==> flow/design.v <==
module apb_dut (
  input  wire        PSEL,
  input  wire        PENABLE,
  input  wire [31:0] PADDR,
  input  wire        PWRITE,
  input  wire [31:0] PWDATA,
  input  wire        PCLK,
  input  wire        PRESET,
  output reg  [31:0] PRDATA,
  output reg         PREADY,
  output reg         PSLVERR
);
  parameter IDLE   = 2'b00;
  parameter SETUP  = 2'b01;
  parameter ACCESS = 2'b10;
  reg [1:0] ps, ns;  
  reg [31:0] mem [31:0];  
  reg        mem_we;      
  always @(posedge PCLK) begin
    if (PRESET) begin
      ps <= IDLE;
    end else begin
      ps <= ns;
    end
  end
  always @(posedge PCLK) begin
    if (mem_we) begin
      mem[PADDR[4:0]] <= PWDATA;
    end
  end
  always @(*) begin
    ns      = ps;
    PREADY  = 1'b0;  
    PSLVERR = 1'b0;  
    mem_we  = 1'b0;
    PRDATA  = mem[PADDR[4:0]];
    case (ps)
      IDLE: begin
        if (PSEL == 1'b1 && PENABLE == 1'b0) begin
          ns = SETUP;
        end else begin
          ns = IDLE;
        end
      end
      SETUP: begin
        if (PSEL == 1'b1 && PENABLE == 1'b1) begin
          ns     = ACCESS;
          PREADY = 1'b1;  
          if (PADDR >= 32) begin  
            PSLVERR = 1'b1;
          end else begin
            if (PWRITE) begin
              mem_we = 1'b1;
            end
          end
        end else if (PSEL == 1'b1 && PENABLE == 1'b0) begin
          ns = SETUP;
        end else begin
          ns = IDLE;
        end
      end
      ACCESS: begin
        PREADY = 1'b1;  
        if (PADDR >= 32) begin
          PSLVERR = 1'b1;
        end
        if (PSEL == 1'b1 && PENABLE == 1'b0) begin
          ns = SETUP;
        end else if (PSEL == 1'b0 && PENABLE == 1'b0) begin
          ns = IDLE;
        end else begin
          ns = IDLE;
        end
      end
      default: ns = IDLE;
    endcase
  end
endmodule
Settings: LEC_CHECK=0, ABC_AREA=1, CAP_MARGIN=10, CORE_MARGIN=9, CORE_UTILIZATION=38, CTS_CLUSTER_DIAMETER=126, GPL_ROUTABILITY_DRIVEN=0, HOLD_SLACK_MARGIN=0.24, SLEW_MARGIN=40; clock period 4.2 ns.
run.sh (not shown) runs the stock make flow with config.mk's settings and CLKGATE_MAP_FILE=.
Change:
- CAP_MARGIN: 10 -> 35
- CORE_MARGIN: 9 -> 5
- CTS_CLUSTER_DIAMETER: 126 -> 115
- GPL_ROUTABILITY_DRIVEN: 0 -> 1
=> Die area falls by 4.5%; sequential power stays flat; power rises by 1.2%; sequential share of layout area falls by 0.12 points.
Change:
- ABC_AREA: 1 -> not set
- CAP_MARGIN: 35 -> 20
- CORE_MARGIN: 5 -> 2
- CORE_UTILIZATION: 38 -> 11
- CTS_CLUSTER_DIAMETER: 115 -> not set
- GPL_ROUTABILITY_DRIVEN: 1 -> not set
- HOLD_SLACK_MARGIN: 0.24 -> not set
- SLEW_MARGIN: 40 -> 20
- clock period: 4.2 -> 6.59 ns (I/O delays scaled with it)
=> The changed run completed with no timing, DRC or antenna violations. Register-to-register slack gains 1.6 ns. Critical path depth came out lower by 1. Setup slack improves by 0.20 ns. Total power falls by well over a third. Synthesized area came out lower by a little under a tenth.
Change:
- ABC_AREA: not set -> 1
- CAP_MARGIN: 20 -> 25
- CORE_MARGIN: 2 -> 5
- CORE_UTILIZATION: 11 -> 38
- CTS_CLUSTER_DIAMETER: not set -> 115
- GPL_ROUTABILITY_DRIVEN: not set -> 0
- HOLD_SLACK_MARGIN: not set -> 0.24
- SLEW_MARGIN: 20 -> 40
- clock period: 6.59 -> 4.2 ns (I/O delays scaled with it)
Sequential power rises by well over a third. Global-route usage climbs by 14 points. Clock power climbs by well over a third.

* * *

Starts from the design.v that is shown in full above.
Settings: LEC_CHECK=0, CAP_MARGIN=20, CELL_PAD_IN_SITES_DETAIL_PLACEMENT=0, CELL_PAD_IN_SITES_GLOBAL_PLACEMENT=0, CORE_ASPECT_RATIO=0.64, CORE_MARGIN=2, CORE_UTILIZATION=72, CTS_CLUSTER_SIZE=100, GPL_ROUTABILITY_DRIVEN=0, MAX_ROUTING_LAYER=met5, MIN_ROUTING_LAYER=met1, PLACE_DENSITY_LB_ADDON=0.05, SETUP_SLACK_MARGIN=-0.27, SLEW_MARGIN=20; clock period 2.7 ns.
The starting point reached the layout checks and failed them: setup timing.
Rerun with:
- ABC_AREA: unset -> 1
- CELL_PAD_IN_SITES_GLOBAL_PLACEMENT: 0 -> 3
- CORE_ASPECT_RATIO: 0.64 -> 1.92
- CORE_UTILIZATION: 72 -> 58
- CTS_CLUSTER_SIZE: 100 -> 48
- SETUP_SLACK_MARGIN: -0.27 -> 0.83
- SLEW_MARGIN: 20 -> 25
- clock period: 2.7 -> 2.96 ns (I/O delays scaled with it)
The changed run stopped in global placement without I/O (3_1_place_gp_skip_io) (FLW-0024).
Area after synthesis is higher by 8.6%.
Die size came out higher by 34%.
Synthesized cell count rises by 95%.
Rerun with:
- ABC_AREA: 1 -> unset
- CELL_PAD_IN_SITES_GLOBAL_PLACEMENT: 3 -> 0
- CORE_ASPECT_RATIO: 1.92 -> 0.64
- CORE_UTILIZATION: 58 -> 72
- CTS_CLUSTER_SIZE: 48 -> 34
- PLACE_DENSITY: unset -> 0.44
- PLACE_DENSITY_LB_ADDON: 0.05 -> unset
- SLEW_MARGIN: 25 -> 20
- clock period: 2.96 -> 2.86 ns (I/O delays scaled with it)
Outcome: The new run did not get past global routing (5_1_grt); die area goes down by 26%; area after synthesis goes down by 7.9%; synthesized cell count goes down by 49%.

* * *

// apb_dut: RTL as listed in full above, without the edits since
Settings: LEC_CHECK=0, CAP_MARGIN=20, CORE_MARGIN=2, CORE_UTILIZATION=72, CTS_CLUSTER_SIZE=33, SETUP_SLACK_MARGIN=-0.18, SLEW_MARGIN=20; clock period 2.33 ns.
The first run never finished: it broke off in 5_1_grt on DPL-0033.
==> next run, changes <==
Settings changed: ABC_AREA set to 0, CTS_CLUSTER_DIAMETER set to 333, CTS_CLUSTER_SIZE 33 to 98, PLACE_DENSITY set to 0.4, SETUP_SLACK_MARGIN -0.18 to 0.42.
What happened: The new run never finished: it broke off in 5_1_grt with ODB-0269. Die size is unchanged. Synthesized area does not change. Synthesized cell count is unchanged.
==> next run, changes <==
Settings changed: ABC_AREA 0 to not set, CORE_UTILIZATION 72 to 40, CTS_CLUSTER_DIAMETER 333 to not set, CTS_CLUSTER_SIZE 98 to not set, PLACE_DENSITY 0.4 to not set, SETUP_SLACK_MARGIN 0.42 to not set.
Clock period 2.33 ns to 4.19 ns, I/O delays scaled along.
This time the run finished but fails on setup timing; area after synthesis is unchanged; die size came out higher by well over a third; synthesized cell count does not change.
No activity file was given, so power comes from the tool's default toggle rates.
